build 31:
## Dmac_Top
module Dmac_Top (
    input  logic        clk,
    input  logic        rst,
    input  logic        write,
    input  logic        HSel,
    input  logic [1:0]  STrans,
    input  logic [31:0] HWData,
    input  logic [31:0] HAddr,
    input  logic [31:0] MRData,
    input  logic        HReady,
    input  logic [1:0]  M_HResp,
    output logic HReadyOut,
    output logic [1:0] S_HResp,
    input  logic [1:0]  DmacReq,      
    input  logic        Bus_Grant,   
    output logic [31:0] MAddress,
    output logic [31:0] MWData,
    output logic [3:0]  MBurst_Size,
    output logic        MWrite,
    output logic [1:0]  MTrans,
    output logic [3:0]  MWStrb,
    output logic        Bus_Req,
    output logic        Interrupt,
    output logic [1:0]  ReqAck
);
Size in the first run: roughly 4300 cells after synthesis, about 63000 sq um of cells after synthesis.
Settings: LEC_CHECK=0, CAP_MARGIN=20, CELL_PAD_IN_SITES_GLOBAL_PLACEMENT=3, CORE_MARGIN=10, CORE_UTILIZATION=40, CTS_CLUSTER_DIAMETER=392, GPL_ROUTABILITY_DRIVEN=0, GPL_TIMING_DRIVEN=0, HOLD_SLACK_MARGIN=-0.02, MAX_ROUTING_LAYER=met4, PLACE_DENSITY_LB_ADDON=0.18, SLEW_MARGIN=20; clock period 8.44 ns.
run.sh (not shown) runs the stock make flow with config.mk's settings and CLKGATE_MAP_FILE=.
Modified inputs, build 45 compared to build 31
==> flow/config.mk <==
export PLATFORM = sky130hd
export DESIGN_NAME = Dmac_Top
export DESIGN_NICKNAME = Dmac_Top
export VERILOG_FILES = /design/flow/design.v
export SDC_FILE = /design/flow/constraint.sdc
export NUM_CORES = 4
export LEC_CHECK = 0
export CAP_MARGIN = 20
export CORE_MARGIN = 2
export CORE_UTILIZATION = 26
export PLACE_DENSITY = 0.6
export SLEW_MARGIN = 20
==> flow/constraint.sdc <==
create_clock -name core_clock -period 14.6 [get_ports {clk}]
set_input_delay 2.9200 -clock core_clock [delete_from_list [all_inputs] [get_ports {clk}]]
set_output_delay 2.9200 -clock core_clock [all_outputs]
set_load 0.01 [all_outputs]
- Per the comparison of build 45 with build 31, global-route usage decreased by 9.8 points relative to the old numbers, fraction of met2 tracks used by global routing decreased by 17 points relative to the old numbers, critical path buffer and inverter count decreased by 1 relative to the old numbers, layout overhead on the synthesized area decreased by 1.1 points relative to the old numbers.
- Total wire length improves in build 45 relative to build 31.
- Between build 45 and build 31, it is build 45 whose fraction of area in non-clock buffers is lower, by 2.2 points.
- Lower required time of the worst setup path was reported by build 31, not build 45.
- Relative to build 31, the post-route standard cell area excluding fillers measured on build 45 has decreased slightly.
--- input diff build 45..build 17 ---
--- a/flow/config.mk
+++ b/flow/config.mk
@@ -7,5 +7,6 @@
 export LEC_CHECK = 0
+export ABC_AREA = 1
 export CAP_MARGIN = 20
 export CORE_MARGIN = 2
-export CORE_UTILIZATION = 26
+export CORE_UTILIZATION = 71
 export PLACE_DENSITY = 0.6
==> flow/constraint.sdc <==
create_clock -name core_clock -period 2.6 [get_ports {clk}]
set_input_delay 0.5200 -clock core_clock [delete_from_list [all_inputs] [get_ports {clk}]]
set_output_delay 0.5200 -clock core_clock [all_outputs]
set_load 0.01 [all_outputs]
Findings:
FAIL build 17 @ 5_1_grt: tool exited with error
Build 45 did not stop at any stage, and its layout met the timing, DRC and antenna checks.
Build 17 vs. build 45: adder-cell share of the synthesized area level; cts-stage hold buffer count level; compound-gate portion of the synthesized area moved up.
> inputs changed (build 17 -> build 56)
--- a/flow/config.mk
+++ b/flow/config.mk
@@ -7,6 +7,5 @@
 export LEC_CHECK = 0
-export ABC_AREA = 1
 export CAP_MARGIN = 20
 export CORE_MARGIN = 2
-export CORE_UTILIZATION = 71
+export CORE_UTILIZATION = 42
 export PLACE_DENSITY = 0.6
==> flow/constraint.sdc <==
create_clock -name core_clock -period 8.59 [get_ports {clk}]
set_input_delay 1.7180 -clock core_clock [delete_from_list [all_inputs] [get_ports {clk}]]
set_output_delay 1.7180 -clock core_clock [all_outputs]
set_load 0.01 [all_outputs]
Findings:
- Comparing build 17 and build 56, the one run not ending clean was build 17.
- Build 17: it failed with a tool error in 5_1_grt, so there are no final results.
- Summary of build 56 over build 17: yosys synthesis chip area now smaller, die boundary height now larger.
Modified inputs, build 16 compared to build 56
--- a/flow/config.mk
+++ b/flow/config.mk
@@ -9,3 +9,4 @@
 export CORE_MARGIN = 2
-export CORE_UTILIZATION = 42
+export CORE_UTILIZATION = 60
+export CTS_CLUSTER_SIZE = 81
 export PLACE_DENSITY = 0.6
==> flow/constraint.sdc <==
create_clock -name core_clock -period 10.0 [get_ports {clk}]
set_input_delay 2.0000 -clock core_clock [delete_from_list [all_inputs] [get_ports {clk}]]
set_output_delay 2.0000 -clock core_clock [all_outputs]
set_load 0.01 [all_outputs]
Results
- Build 16 completed end to end with timing, DRC and antenna clean.
- Both conditions hold for build 56: the flow ran to the end and the final layout passed the timing, DRC and antenna checks.
- Area of the multi-input gates essentially unchanged between build 56 and build 16.
- Going from build 56 to build 16, portion of the clock cycle consumed by the worst path in the final layout shrinks by 2.1 points.
- Comparing met2 track utilization from global routing for build 56 and build 16, the bigger number came from build 16.
- From build 56 to build 16 the numbers moved as follows: number of fillers in the final layout now smaller; wire length on met1 now smaller; final cell area excluding filler cells now smaller; area of the die now smaller; worst setup slack now larger.
- Relative to build 56, the routability congestion estimate from global placement of build 16 is higher by about 0.75%.
- MAddress[31] as the capture point of the critical path was reported by build 16, and MWData[24] by build 56.
- On total global-route track usage: between build 56 and build 16, it ends up lower for build 56.
- Against build 56, total chip power in build 16 fell by more than 10%.

* * *

alpha:
Starting RTL as in the previous note.
clock: 4.84 ns
lec_check: 0
cap_margin: 20
core_margin: 2
core_utilization: 72
cts_cluster_diameter: 397
place_density: 0.4
slew_margin: 20
Status alpha: flow complete, layout not clean - negative setup slack
Inputs modified between alpha and beta:
- CTS_CLUSTER_DIAMETER: 397 -> unset
- PLACE_DENSITY: 0.4 -> 0.43
- ABC_AREA: unset -> 1
- the clock period (ns, I/O delays scaled along): 4.84 -> 2.91
Results
beta did not run to completion, as it errored out during global routing (5_1_grt). Diff alpha -> beta: area after synthesis higher, instance tally after logic synthesis has increased, fraction of the yosys area taken by sequential cells went down, pre-placement core utilization increased 0.39 points, horizontal die dimension went up by 13 um. Site row count (beta vs. alpha) increases by a few percent. In the tables for alpha and beta, core outline area reads higher with beta. Of alpha and beta, alpha shows the higher share of cell area taken by muxes after synthesis, with beta below it. Of alpha and beta, the run reporting the higher die outline height was beta. Looking only at unique cell type count in the Yosys netlist, and setting everything else aside, the lower value of alpha and beta goes to beta.

* * *

== job 5115 ==
Dmac_Top again, from the RTL that the note above started with.
==> flow/design.v (excerpt) <==
module Dmac_Top (
    input  logic        clk,
    input  logic        rst,
    input  logic        write,
    input  logic        HSel,
    input  logic [1:0]  STrans,
    input  logic [31:0] HWData,
    input  logic [31:0] HAddr,
    input  logic [31:0] MRData,
    input  logic        HReady,
    input  logic [1:0]  M_HResp,
    output logic HReadyOut,
    output logic [1:0] S_HResp,
    input  logic [1:0]  DmacReq,      
    input  logic        Bus_Grant,   
    output logic [31:0] MAddress,
    output logic [31:0] MWData,
    output logic [3:0]  MBurst_Size,
    output logic        MWrite,
    output logic [1:0]  MTrans,
    output logic [3:0]  MWStrb,
    output logic        Bus_Req,
    output logic        Interrupt,
    output logic [1:0]  ReqAck
);
Settings: LEC_CHECK=0, ABC_AREA=1, CAP_MARGIN=20, CORE_MARGIN=2, CORE_UTILIZATION=72, CTS_CLUSTER_DIAMETER=397, CTS_CLUSTER_SIZE=10, PLACE_DENSITY=0.4, SETUP_SLACK_MARGIN=0.95, SLEW_MARGIN=20; clock period 4.84 ns.
> inputs changed (job 5115 -> job 3991)
- SETUP_SLACK_MARGIN: 0.95 -> unset
- CTS_CLUSTER_DIAMETER: 397 -> unset
- CTS_CLUSTER_SIZE: 10 -> unset
- ABC_AREA: 1 -> unset
- CORE_UTILIZATION: 72 -> 57
- PLACE_DENSITY: 0.4 -> 0.6
- the clock period (ns, I/O delays scaled along): 4.84 -> 5.59
Area of the chip up 16% in job 3991 wrt job 5115. Between job 5115 and job 3991, synthesized cell area decreased. Job 3991 reports its slowest stage cell on the critical path as sky130_fd_sc_hd__or4_1 while job 5115 reports sky130_fd_sc_hd__dfrtp_4. Job 5115 has lower chip width than job 3991. Comparing the two runs side by side, job 3991 comes out behind job 5115 on worst setup slack.
## Diff of input files: job 3557 against job 3991
- a change of CORE_UTILIZATION from 57 to 70
- a deleted PLACE_DENSITY that had been 0.6
- an added CTS_CLUSTER_SIZE of 36
- a change of the clock period (ns, I/O delays scaled along) from 5.59 to 4.78
==> results <==
Job 3557: all stages done; final checks FAILED (setup timing).
When job 3557 is measured against job 3991, its data arrival at the endpoint of the critical path turns out 490 ps lower.
What job 3557 reported for power drawn by the sequential cells has to be multiplied by 0.854 to get the figure for job 3991.
Job 3557 packs its core more tightly than job 3991.
Job 3557 ended up with a higher total setup violations reported at the end of the flow than job 3991 did.
Diff job 3991 -> job 3557: global-route usage moved up, sequential share of layout area moved down, post-placement setup slack moved down, number of cells after detailed placement moved down, total chip power moved up.
Growth of design area from synthesis to finish: job 3557 vs job 3991 up 0.61 points
Layout buffer count excluding clock buffers: job 3557 > job 3991

* * *

== v4 ==
Dmac_Top again, from the RTL that the note above started with.
Design Dmac_Top, start of the top module:
module Dmac_Top (
    input  logic        clk,
    input  logic        rst,
    input  logic        write,
    input  logic        HSel,
    input  logic [1:0]  STrans,
    input  logic [31:0] HWData,
    input  logic [31:0] HAddr,
    input  logic [31:0] MRData,
    input  logic        HReady,
    input  logic [1:0]  M_HResp,
    output logic HReadyOut,
    output logic [1:0] S_HResp,
    input  logic [1:0]  DmacReq,      
    input  logic        Bus_Grant,   
    output logic [31:0] MAddress,
    output logic [31:0] MWData,
    output logic [3:0]  MBurst_Size,
    output logic        MWrite,
    output logic [1:0]  MTrans,
    output logic [3:0]  MWStrb,
    output logic        Bus_Req,
    output logic        Interrupt,
    output logic [1:0]  ReqAck
);
==> flow/config.mk <==
export PLATFORM = sky130hd
export DESIGN_NAME = Dmac_Top
export DESIGN_NICKNAME = Dmac_Top
export VERILOG_FILES = /design/flow/design.v
export SDC_FILE = /design/flow/constraint.sdc
export NUM_CORES = 4
export LEC_CHECK = 0
export CAP_MARGIN = 20
export CORE_MARGIN = 10
export CORE_UTILIZATION = 40
export GPL_ROUTABILITY_DRIVEN = 0
export MAX_ROUTING_LAYER = met4
export PLACE_DENSITY = 0.5
export SLEW_MARGIN = 20
==> flow/constraint.sdc <==
create_clock -name core_clock -period 8.44 [get_ports {clk}]
set_input_delay 1.6880 -clock core_clock [delete_from_list [all_inputs] [get_ports {clk}]]
set_output_delay 1.6880 -clock core_clock [all_outputs]
set_load 0.01 [all_outputs]
--- input diff v4..v33 ---
- swapping 40 for 61 in CORE_UTILIZATION
- swapping 0.5 for 0.6 in PLACE_DENSITY
- clearing GPL_ROUTABILITY_DRIVEN, which used to be 0
- swapping 10 for 2 in CORE_MARGIN
- clearing MAX_ROUTING_LAYER, which used to be met4
- putting CTS_CLUSTER_SIZE at 100 where nothing was set
- swapping 8.44 for 7.7 in the clock period (ns, I/O delays scaled along)
## What came out
Delta (v33 minus v4): die size now smaller; synthesized area barely changed; total of fill cells in the finished design -6827; area added between synthesis and finish decreased by 1.6 points relative to the old numbers. v33 ends up with a fraction of the cycle the final worst path needs that is 1.5 points lower than in v4. v4 vs v33, cell with the biggest individual delay on the critical path: sky130_fd_sc_hd__a211o_2 vs sky130_fd_sc_hd__clkdlybuf4s50_1. Looking at design area across v4 and v33, the one that comes out higher is v4. Measured against each other, v4 and v33 differ in number of global-route vias before repair, the higher figure coming from v4. Number of DRC violations after detailed routing came out exactly the same in v4 and v33.
> inputs changed (v33 -> v18)
- a deleted CTS_CLUSTER_SIZE that had been 100
- a change of CORE_UTILIZATION from 61 to 16
- an added SETUP_SLACK_MARGIN of 1.42
- an added CTS_CLUSTER_DIAMETER of 29
- a change of the clock period (ns, I/O delays scaled along) from 7.7 to 4.89
Notes after the runs:
Comparing v18 against v33, there is no change at all in sequential element share of the synthesized area. Row count of v18 exceeds that of v33 by more than half. met3 layer wire length in the routed design ends up higher on v18. Looking at detailed-route wire length across v18 and v33, the one that comes out lower is v33. CTS H-tree depth is lower on v33.
Input changes introduced in v46 (baseline for comparison: v18):
- CORE_UTILIZATION: 16 -> 70
- PLACE_DENSITY: 0.6 -> 0.77
- CTS_CLUSTER_SIZE: unset -> 48
- the clock period (ns, I/O delays scaled along): 4.89 -> 5.12
Notes after the runs:
v18 was routed with fewer vias than v46.
Measured against v46, the overall routed net length of v18 comes out at 0.79 times the reference value.
v46 completed end to end; final checks failed (capacitance limit, slew limit, setup timing).
The critical path endpoint comes out MWData[8] in one run and MWData[23] in the other, namely in v18 and v46 respectively.
Per the comparison of v46 with v18, total power saw a decrease, global route total overflow saw little to no change, first-iteration DRC count saw an increase.
No activity file was given, so power comes from the tool's default toggle rates.
